==> flow/design.v <==
module multiplier_logic (
    input  wire        clk,
    input  wire        rst_n,
    input  wire [15:0] a,
    input  wire [15:0] b,
    output reg  [31:0] y
);
     reg[15:0] a_r1,a_r2,a_r3;
     reg[15:0] b_r1,b_r2,b_r3;
    wire [31:0] pp [0:15];
    assign pp[0] = b[0] ? (a << 0) : 32'd0;
    assign pp[1] = b[1] ? (a << 1) : 32'd0;
    assign pp[2] = b[2] ? (a << 2) : 32'd0;
    assign pp[3] = b[3] ? (a << 3) : 32'd0;
    assign pp[4] = b[4] ? (a << 4) : 32'd0;
    assign pp[5] = b[5] ? (a << 5) : 32'd0;
    assign pp[6] = b[6] ? (a << 6) : 32'd0;
    assign pp[7] = b[7] ? (a << 7) : 32'd0;
	 assign pp[8] = b[8] ? (a << 8) : 32'd0;
    assign pp[9] = b[9] ? (a << 9) : 32'd0;
    assign pp[10] = b[10] ? (a << 10) : 32'd0;
    assign pp[11] = b[11] ? (a << 11) : 32'd0;
    assign pp[12] = b[12] ? (a << 12) : 32'd0;
	 assign pp[13] = b[13] ? (a << 13) : 32'd0;
    assign pp[14] = b[14] ? (a << 14) : 32'd0;
    assign pp[15] = b[15] ? (a << 15) : 32'd0;
	 reg [31:0] s1_0, s1_1, s1_2, s1_3, s1_4, s1_5, s1_6, s1_7;
    reg [31:0] s2_0, s2_1, s2_2, s2_3;
    reg [31:0] s3_0, s3_1;
    reg [31:0] s4;
    always @(posedge clk) begin
        if (!rst_n) begin
		  a_r1 <= 32'd0;a_r2 <= 32'd0;a_r3<= 32'd0;
		  b_r1 <= 32'd0;b_r2 <= 32'd0;b_r3<= 32'd0;
		      s1_0 <= 32'd0;
				s1_1 <= 32'd0;
				s1_2 <= 32'd0;
				s1_3 <= 32'd0;
				s1_4 <= 32'd0;
				s1_5 <= 32'd0;
				s1_6 <= 32'd0;
				s1_7 <= 32'd0;
				s2_0 <= 32'd0;
				s2_1 <= 32'd0;
				s2_2 <= 32'd0;
				s2_3 <= 32'd0;
				s3_0 <= 32'd0;
				s3_1 <= 32'd0;
            y  <= 32'd0;
            s4 <= 32'd0;
        end else begin
		     a_r1<=a;
           a_r2<=a_r1; 
           a_r3<=a_r2; 
			  b_r1<=b;
			  b_r2<=b_r1;
			  b_r3<=b_r2;
            s1_0 <= pp[0] + pp[1];
            s1_1 <= pp[2] + pp[3];
            s1_2 <= pp[4] + pp[5];
            s1_3 <= pp[6] + pp[7];
            s1_4 <= pp[8] + pp[9];
            s1_5 <= pp[10] + pp[11];
            s1_6 <= pp[12] + pp[13];
            s1_7 <= pp[14] + pp[15];
            s2_0 <= s1_0 + s1_1;
            s2_1 <= s1_2 + s1_3;
            s2_2 <= s1_4 + s1_5;
            s2_3 <= s1_6 + s1_7;
				s3_0  <= s2_0 + s2_1;
				s3_1  <= s2_2 + s2_3;
				s4    <= s3_0 + s3_1; 
            y  <= s4;
        end
    end
endmodule
Settings: LEC_CHECK=0, ABC_AREA=1, CAP_MARGIN=20, CELL_PAD_IN_SITES_DETAIL_PLACEMENT=1, CORE_MARGIN=5, CORE_UTILIZATION=40, GPL_TIMING_DRIVEN=0, MAX_ROUTING_LAYER=met4, SLEW_MARGIN=20, TNS_END_PERCENT=45; clock period 4.5 ns.
run.sh (not shown) runs the stock make flow with config.mk's settings and CLKGATE_MAP_FILE=.
Rerun with:
==> flow/config.mk (replaced) <==
export PLATFORM = sky130hd
export DESIGN_NAME = multiplier_logic
export DESIGN_NICKNAME = multiplier_logic
export VERILOG_FILES = /design/flow/design.v
export SDC_FILE = /design/flow/constraint.sdc
export NUM_CORES = 4
export LEC_CHECK = 0
export CAP_MARGIN = 20
export CORE_MARGIN = 2
export CORE_UTILIZATION = 65
export CTS_CLUSTER_SIZE = 43
export HOLD_SLACK_MARGIN = 0.3
export SETUP_SLACK_MARGIN = -0.28
export SLEW_MARGIN = 20
export TNS_END_PERCENT = 5
==> flow/constraint.sdc (replaced) <==
create_clock -name core_clock -period 2.9 [get_ports {clk}]
set_input_delay 0.5800 -clock core_clock [delete_from_list [all_inputs] [get_ports {clk}]]
set_output_delay 0.5800 -clock core_clock [all_outputs]
set_load 0.01 [all_outputs]
Effect:
- With this change the flow finished with setup timing left
- power grows by 50%
- utilization grows by 35 points
- clock skew hardly moves
- synthesized cell count shrinks by 37%
- first-iteration DRC count shrinks by 11%
- synthesized area shrinks by 13%
- worst setup slack is worse by 1200 ps
- cell area shrinks by 5.8%
- sequential power grows by 56%
- wire length shrinks by 33%
- cell count shrinks by 33%
Rerun with:
--- a/flow/config.mk
+++ b/flow/config.mk
@@ -8 +8,2 @@
-export CAP_MARGIN = 20
+export ABC_AREA = 1
+export CAP_MARGIN = 15
@@ -10,4 +11,2 @@
-export CORE_UTILIZATION = 65
-export CTS_CLUSTER_SIZE = 43
-export HOLD_SLACK_MARGIN = 0.3
-export SETUP_SLACK_MARGIN = -0.28
+export CORE_UTILIZATION = 66
+export SETUP_SLACK_MARGIN = 0.53
@@ -15 +13,0 @@
-export TNS_END_PERCENT = 5
==> flow/constraint.sdc (replaced) <==
create_clock -name core_clock -period 2.12 [get_ports {clk}]
set_input_delay 0.4240 -clock core_clock [delete_from_list [all_inputs] [get_ports {clk}]]
set_output_delay 0.4240 -clock core_clock [all_outputs]
set_load 0.01 [all_outputs]
Now the flow aborted during global routing (5_1_grt), error GRT-0232. Synthesized area went up by about 15%. Die size went up by 13%. Synthesized cell count went up by 58%.
No activity file was given, so power comes from the tool's default toggle rates.
